## run 1
// booth
module booth(
    input clk,
    input load,
    input reset,
    input [31:0] M,  
    input [31:0] Q,  
    output reg [63:0] P,  
    output done           
    );
Settings: LEC_CHECK=0, CAP_MARGIN=0, CORE_MARGIN=2, CORE_UTILIZATION=72, CTS_CLUSTER_DIAMETER=199, CTS_CLUSTER_SIZE=95, PLACE_DENSITY=0.42, SLEW_MARGIN=20, TNS_END_PERCENT=15; clock period 4.12 ns.
run.sh (not shown) runs the stock make flow with config.mk's settings and CLKGATE_MAP_FILE=.
In the summary table, run 1 is marked failed, with error DPL-0038 raised in 4_1_cts.
Edits applied to the flow inputs when going from run 1 to run 2:
- CTS_CLUSTER_SIZE changed from 95 to 98
- PLACE_DENSITY removed (was 0.42)
- CAP_MARGIN changed from 0 to 20
- CORE_UTILIZATION changed from 72 to 61
- CTS_CLUSTER_DIAMETER removed (was 199)
- ABC_AREA newly set to 1
- TNS_END_PERCENT removed (was 15)
- the clock period (ns, I/O delays scaled along) changed from 4.12 to 4.39
Results
- Run 2 | status: complete | timing, DRC, antenna: pass
- NOTE horizontal extent of the die run 1->run 2 increased by more than 10%
- Taking run 1 as the reference, in run 2 global placement routability congestion increased by 7.2% relative to the old numbers, synthesized-area fraction occupied by adder cells decreased by 2.4 points relative to the old numbers, total cell area reported by yosys after synthesis increased by 0.0043 mm² relative to the old numbers, post-synthesis share of cell area spent on xor and xnor gates decreased by 8.5 points relative to the old numbers, mux contribution to synthesized area decreased by 2.6 points relative to the old numbers.
- Sort run 1 and run 2 by cell total in the yosys stat output asc -> top: run 1
- Run 1 has a lower post-synthesis cell count than run 2.
- Taking run 1 as the reference, in run 2 post-synthesis sequential area ratio decreased 3.9 points, cell area after technology mapping moved up.
Here is what was changed in the inputs of run 3 compared with run 2.
- ABC_AREA: 1 -> unset
- TNS_END_PERCENT: unset -> 5
- CTS_CLUSTER_DIAMETER: unset -> 393
- CORE_UTILIZATION: 61 -> 40
- the clock period (ns, I/O delays scaled along): 4.39 -> 10.0
--- outcome ---
[run 3] wire length of the first global-routing pass fell about 30% relative to run 2
Re number of buffers and inverters on the critical path: run 2 was higher than run 3.
The higher summed standard-cell area reported by yosys came out of run 2.
Lower routed wire length was reported by run 3, not run 2.
Diff run 2 -> run 3: area growth from synthesis to layout grew by 1.6 points, share of the core filled by cells before placement has decreased, area of the core rose by about 20%.
A timing startpoint of the critical path of M_temp[3] is what run 3 shows, while M_temp[0] belongs to run 2.
Diff run 3..run 2 | clock skew | negligible
[inputs] run 4 vs run 3
- TNS_END_PERCENT: 5 -> unset
- SETUP_SLACK_MARGIN: unset -> 0.11
- MAX_ROUTING_LAYER: unset -> met4
- CTS_CLUSTER_DIAMETER: 393 -> unset
- GPL_ROUTABILITY_DRIVEN: unset -> 0
- CORE_ASPECT_RATIO: unset -> 0.7
- CTS_CLUSTER_SIZE: 98 -> unset
- CORE_MARGIN: 2 -> 9
In summary, run 4 completed successfully, with a layout that passed the timing, design-rule and antenna checks.
Side by side, detailed-route wire length on metal 1 turned out higher in run 4 than in run 3.
Cells: run 4 has fewer instances than run 3
Core util | run 4 vs run 3 | run 4 higher
In terms of proportion of power drawn by combinational gates, run 3 and run 4 differ only marginally.

* * *

booth again, from the RTL that the note above started with.
clock: 7.9 ns
lec_check: 0
abc_area: 1
cap_margin: 5
cell_pad_in_sites_detail_placement: 1
core_margin: 2
core_utilization: 60
cts_cluster_diameter: 241
cts_cluster_size: 88
min_routing_layer: met1
place_density: 0.56
setup_slack_margin: 0.08
slew_margin: 20
tns_end_percent: 15
The first run stopped in detailed placement (3_5_place_dp) on DPL-0033.
Then changed:
Settings changed: ABC_AREA 1 to default, CELL_PAD_IN_SITES_DETAIL_PLACEMENT 1 to default, CORE_UTILIZATION 60 to 70, CTS_CLUSTER_DIAMETER 241 to default, PLACE_DENSITY 0.56 to default, TNS_END_PERCENT 15 to default.
Clock period 7.9 ns to 5.56 ns, I/O delays scaled along.
Effect: The new run completed with no timing, DRC or antenna violations. Synthesized area decreases by about a fifth. Die area went down by a quarter to a third. Synthesized cell count falls by well over a third.
Then changed:
Settings changed: ABC_AREA from default to 0, CORE_UTILIZATION 70 to 30, CTS_CLUSTER_DIAMETER from default to 249, CTS_CLUSTER_SIZE 88 to 98, PLACE_DENSITY from default to 0.36, TNS_END_PERCENT from default to 100.
Clock period 5.56 ns to 7.9 ns, I/O delays scaled along.
After rerunning: The changed run completed without violations; design area climbs by 0.93%; sequential share of layout area shrinks by 0.15 points; die area rises by about 130%; maximum frequency went down by about 20%; setup slack improved by 0.95 ns; combinational power shrinks by about 30%.

* * *

== v24 ==
The RTL this note starts from:
==> flow/design.v <==
`timescale 1ns / 1ps
module booth(
    input clk,
    input load,
    input reset,
    input [31:0] M,  
    input [31:0] Q,  
    output reg [63:0] P,  
    output done           
    );
    reg signed [63:0] A;                
    reg signed [31:0] Q_temp;            
    reg signed [31:0] M_temp;            
    reg [4:0] Count;                       
    reg Q_minus_one;                     
    always @(posedge clk)
    begin
        if (reset == 1) 
        begin
            A = 64'b0;
            Q_minus_one = 0;
            P = 64'b0;
            Q_temp = 32'b0;
            M_temp = 32'b0;
            Count = 5'd16;
        end
        else if (load == 1)
        begin
            Q_temp = Q;
            M_temp = M;
            A = 64'b0;    
            Q_minus_one = 0;  
            Count = 5'd16;    
        end
        else if (Count > 5'd0)
        begin
            case ({Q_temp[1:0], Q_minus_one})
                3'b000, 3'b111:   
                    begin
                    end
                3'b001, 3'b010:   
                    begin
                        A = A + {{32{M_temp[31]}}, M_temp};
                    end
                3'b011:   
                    begin
                        A = A + ({{32{M_temp[31]}}, M_temp} << 1); 
                    end
                3'b100:   
                    begin
                        A = A - ({{32{M_temp[31]}}, M_temp} << 1); 
                    end
                3'b101, 3'b110:   
                    begin
                        A = A - {{32{M_temp[31]}}, M_temp}; 
                    end
            endcase
            Q_minus_one = Q_temp[1];
            Q_temp = {A[1:0], Q_temp[31:2]};   
            A = {A[63], A[63:2]};   
            Count = Count - 1'b1;
        end
        else
        begin
            Count = 5'b0;
        end
        P = {A[31:0], Q_temp};
    end
    assign done = (Count == 5'd0);
endmodule
clock: 4.57 ns
lec_check: 0
cap_margin: 20
core_aspect_ratio: 0.73
core_margin: 2
core_utilization: 70
cts_cluster_size: 35
hold_slack_margin: -0.09
slew_margin: 20
v24 is listed as incomplete: the tool reported an error in clock tree synthesis (4_1_cts) and the run ended there.
Here is what was changed in the inputs of v4 compared with v24.
Settings: CORE_ASPECT_RATIO: 0.73 -> 0.5; CTS_CLUSTER_SIZE: 35 -> 98; HOLD_SLACK_MARGIN: -0.09 -> unset; CORE_UTILIZATION: 70 -> 42; CTS_CLUSTER_DIAMETER: unset -> 183; the clock period (ns, I/O delays scaled along): 4.57 -> 10.0.
v4 went all the way through the flow, and no timing, DRC or antenna check failed.
The total placed instance area in v4 sits about 12% below the value recorded for v24.
In v4, standard cell core area is higher than in v24.
Taking v24 as the reference, in v4 die size saw an increase, core utilization at floorplan saw a decrease, number of cells in the design after placement saw a decrease.
diff inputs: v4 => v7
Settings: CTS_CLUSTER_DIAMETER no longer set, was 183; CORE_UTILIZATION now 14, was 42; CORE_ASPECT_RATIO no longer set, was 0.5; CTS_CLUSTER_SIZE no longer set, was 98.
Results
Fmax delta (v4 -> v7): insignificant
Clock power, v7 vs v4: up slightly
Critical path depth, v4 and v7, lower one = v7.
The flow did not stop early for v7: all stages ran, and the layout cleared the timing, design-rule and antenna checks.
Here is what was changed in the inputs of v32 compared with v7.
Settings: CORE_UTILIZATION now 40, was 14; the clock period (ns, I/O delays scaled along) now 6.53, was 10.0.
## What came out
Summary of v32 over v7: global-route wire length before repair moved down; fraction of the core area covered by cells at the end of the flow higher.
The cell area in v7 is 1.07 times that in v32.
diff inputs: v32 => v3
Settings: a change of CORE_UTILIZATION from 40 to 70; an added CTS_CLUSTER_SIZE of 98; an added CTS_CLUSTER_DIAMETER of 393; a change of the clock period (ns, I/O delays scaled along) from 6.53 to 10.0.
## What came out
For multi-input gate area in the final layout, v3 and v32 come out practically identical. Comparing the two runs side by side, v3 comes out ahead of v32 on total power consumption of the routed design. The cell area of v3 was superior to that of v32. Between v32 and v3, the difference in smallest hold slack is negligible.
> inputs changed (v3 -> v6)
Settings: SETUP_SLACK_MARGIN newly set to 2.29; CORE_UTILIZATION changed from 70 to 40; CTS_CLUSTER_DIAMETER changed from 393 to 395.
Per the final summary, v6 finished and its layout is clean on timing, DRC and antenna.
Going from v3 to v6, worst-case setup margin in the final layout shrinks by 150 ps.
Comparing v6 and v3, sequential share of layout area is lower on v6.
Between v3 and v6, setup slack on the worst flop-to-flop path decreased.
Comparing v6 and v3, worst hold slack is lower on v3.
Re transition time at the pin with the least slew margin: v3 was lower than v6.
Of v6 and v3, the lower area growth from synthesis to final layout belongs to v3.

* * *

## run P
RTL: the design.v shown in full above, as it stands there.
Settings: LEC_CHECK=0, CAP_MARGIN=5, CORE_MARGIN=2, CORE_UTILIZATION=40, CTS_CLUSTER_SIZE=88, MIN_ROUTING_LAYER=met1, PLACE_DENSITY_LB_ADDON=0.05, SETUP_SLACK_MARGIN=0.08, SLEW_MARGIN=20; clock period 7.9 ns.
Having completed the whole flow, run P delivered a layout that passed the timing, design-rule and antenna checks.
The inputs of run K differ from those of run P as listed below.
# run P
export LEC_CHECK = 0
export CAP_MARGIN = 5
export CORE_MARGIN = 2
export CORE_UTILIZATION = 40
export CTS_CLUSTER_SIZE = 88
export MIN_ROUTING_LAYER = met1
export PLACE_DENSITY_LB_ADDON = 0.05
export SETUP_SLACK_MARGIN = 0.08
export SLEW_MARGIN = 20
create_clock -name core_clock -period 7.9 [get_ports {clk}]
# run K
export LEC_CHECK = 0
export CAP_MARGIN = 5
export CORE_MARGIN = 2
export CORE_UTILIZATION = 70
export CTS_CLUSTER_SIZE = 88
export HOLD_SLACK_MARGIN = 0.29
export MIN_ROUTING_LAYER = met1
export PLACE_DENSITY = 0.79
export SETUP_SLACK_MARGIN = 1.07
export SLEW_MARGIN = 20
create_clock -name core_clock -period 5.56 [get_ports {clk}]
--- outcome ---
Worst setup slack after placement deteriorates in run K relative to run P. Of run K and run P, only run P finishes the flow clean. Run K did not finish: a tool error stopped it during 5_1_grt. Changes observed in run K relative to run P: instance area after placement shrank by 160 sq um; tally of buffers added on design ports held steady; final estimated routing congestion in global placement grew by 14%; share of cell area taken by muxes after synthesis held steady; die area shrank by about 40%.

* * *

## v21
RTL: the design.v shown in full above, as it stands there.
export LEC_CHECK = 0
export ABC_AREA = 1
export CAP_MARGIN = 20
export CORE_MARGIN = 2
export CORE_UTILIZATION = 72
export CTS_CLUSTER_DIAMETER = 199
export CTS_CLUSTER_SIZE = 96
export SETUP_SLACK_MARGIN = -0.31
export SLEW_MARGIN = 20
create_clock -name core_clock -period 3.34 [get_ports {clk}]
The flow ended early for v21: it failed with a tool error in 5_1_grt.
diff inputs: v21 => v39
Settings: a deleted CTS_CLUSTER_DIAMETER that had been 199; a change of CORE_UTILIZATION from 72 to 24; a deleted CTS_CLUSTER_SIZE that had been 96; a deleted ABC_AREA that had been 1; a deleted SETUP_SLACK_MARGIN that had been -0.31; a change of the clock period (ns, I/O delays scaled along) from 3.34 to 6.53.
Results
- Going from v21 to v39, die area grew by about 130%, average size of a mapped cell grew by 2.0 um2, cell count after synthesis shrank by 1,664.
- | standard cell core area | v39 vs v21 | 0.036 mm2 higher |
- Against v21, v39 reports a buffers inserted during post-CTS setup optimization that is lower.
- Per the final summary, v39 finished and its layout is clean on timing, DRC and antenna.
diff inputs: v39 => v59
Settings: CTS_CLUSTER_DIAMETER now 376, previously not set; CTS_CLUSTER_SIZE now 98, previously not set; CORE_UTILIZATION now 40, was 24; PLACE_DENSITY now 0.95, previously not set; the clock period (ns, I/O delays scaled along) now 10.0, was 6.53.
==> comparison <==
Cmp v39 and v59 / total die size / higher: v39. v59 vs. v39: met1 routing resource usage after global routing moved up, routed wire length per instance went up, data required time of the critical path higher, hold slack now larger.
[inputs] v11 vs v59
Settings: clearing PLACE_DENSITY, which used to be 0.95; putting GPL_ROUTABILITY_DRIVEN at 0 where nothing was set; putting CORE_ASPECT_RATIO at 0.7 where nothing was set; putting HOLD_SLACK_MARGIN at -0.01 where nothing was set; putting PLACE_DENSITY_LB_ADDON at 0.08 where nothing was set; putting MIN_ROUTING_LAYER at met2 where nothing was set; swapping 376 for 136 in CTS_CLUSTER_DIAMETER; putting MAX_ROUTING_LAYER at met4 where nothing was set; putting CELL_PAD_IN_SITES_DETAIL_PLACEMENT at 2 where nothing was set; putting CELL_PAD_IN_SITES_GLOBAL_PLACEMENT at 3 where nothing was set; swapping 2 for 9 in CORE_MARGIN; swapping 20 for 25 in CAP_MARGIN; swapping 98 for 77 in CTS_CLUSTER_SIZE.
--- outcome ---
Delta(number of rows in the core area, v11 - v59) < 0
[compare] base=v59 new=v11: number of library cell types mapped by synthesis stayed essentially flat, number of buffers between clock root and the deepest sink has remained practically unchanged, share of the core filled by cells before placement went up 0.23 points, x dimension of the die now larger.
Total cell area at the placement stage: v11 vs v59 — no meaningful difference
Taking v59 as the reference, in v11 total die area went up, half-perimeter wire length after detailed placement went up, number of top-level pins stayed essentially flat, cell count in the Yosys report level.
Every run in v11 and v59 closed cleanly, with the single exception of v11.
Worst-case setup slack after placement ends up higher on v59.
## Diff of input files: v41 against v11
Settings: removing CELL_PAD_IN_SITES_GLOBAL_PLACEMENT (formerly 3); setting SETUP_SLACK_MARGIN to 0.11 for the first time; removing CELL_PAD_IN_SITES_DETAIL_PLACEMENT (formerly 2); changing CORE_MARGIN from 9 to 5; removing PLACE_DENSITY_LB_ADDON (formerly 0.08); removing MIN_ROUTING_LAYER (formerly met2); removing HOLD_SLACK_MARGIN (formerly -0.01); removing CTS_CLUSTER_SIZE (formerly 77); removing CTS_CLUSTER_DIAMETER (formerly 136); removing GPL_ROUTABILITY_DRIVEN (formerly 0); removing MAX_ROUTING_LAYER (formerly met4); changing CAP_MARGIN from 25 to 20.
--- outcome ---
From v41 to v11, number of synthesized flops with an enable pin did not move at all. As far as total placed instance area is concerned, v11 and v41 perform about the same. Reported for v11 and v41, multiplexer share of the synthesized area turned out identical to the last digit. Diff v11 -> v41: half-perimeter wire length after placement shrank by 24%, synthesized cell count essentially unchanged, distinct cell type count of the synthesized netlist shows no meaningful change. v41: full flow OK, the timing, design-rule and antenna checks passed. Post-synthesis instance area essentially unchanged between v11 and v41. v11 -> v41: count of input and output buffers delta 0, exact match.

* * *

RTL: the design.v shown in full above, as it stands there.
clock: 7.9 ns
lec_check: 0
abc_area: 1
cap_margin: 5
cell_pad_in_sites_detail_placement: 0
core_margin: 4
core_utilization: 65
cts_cluster_diameter: 178
cts_cluster_size: 55
gpl_timing_driven: 0
min_routing_layer: met1
place_density: 0.56
setup_slack_margin: 0.88
slew_margin: 20
tns_end_percent: 75
Rerun with:
- ABC_AREA: 1 -> not set
- CAP_MARGIN: 5 -> 20
- CELL_PAD_IN_SITES_DETAIL_PLACEMENT: 0 -> not set
- CORE_MARGIN: 4 -> 2
- CORE_UTILIZATION: 65 -> 40
- CTS_CLUSTER_DIAMETER: 178 -> not set
- CTS_CLUSTER_SIZE: 55 -> not set
- GPL_TIMING_DRIVEN: 0 -> not set
- MIN_ROUTING_LAYER: met1 -> not set
- PLACE_DENSITY: 0.56 -> not set
- SETUP_SLACK_MARGIN: 0.88 -> not set
- TNS_END_PERCENT: 75 -> not set
- clock period: 7.9 -> 10.0 ns (I/O delays scaled with it)
Outcome: The new run finished clean; sequential share of layout area grows by 3.5 points; count of clock-buffer cells in the layout shrinks by 1; via count shrinks by well over a third; worst setup slack is better by 0.58 ns; final cell count shrinks by well over a third; total power shrinks by a quarter to a third; hold slack is worse by 0.021 ns.
Rerun with:
- CELL_PAD_IN_SITES_GLOBAL_PLACEMENT: not set -> 1
- CORE_ASPECT_RATIO: not set -> 0.7
- CORE_MARGIN: 2 -> 9
- CTS_CLUSTER_DIAMETER: not set -> 136
- CTS_CLUSTER_SIZE: not set -> 31
- GPL_ROUTABILITY_DRIVEN: not set -> 0
- MAX_ROUTING_LAYER: not set -> met4
- SETUP_SLACK_MARGIN: not set -> 0.11
After rerunning: Area after synthesis stays the same. Die size went up by about a fifth. Sequential cell count does not change. Cell count decreases slightly. Via count rises slightly. Critical path depth stays the same. Worst setup slack loses 0.096 ns. Clock power increases slightly. Wire length went up by roughly a tenth. Fmax came out lower slightly.
Power figures rest on the tool's default switching activity, not on a simulated workload.
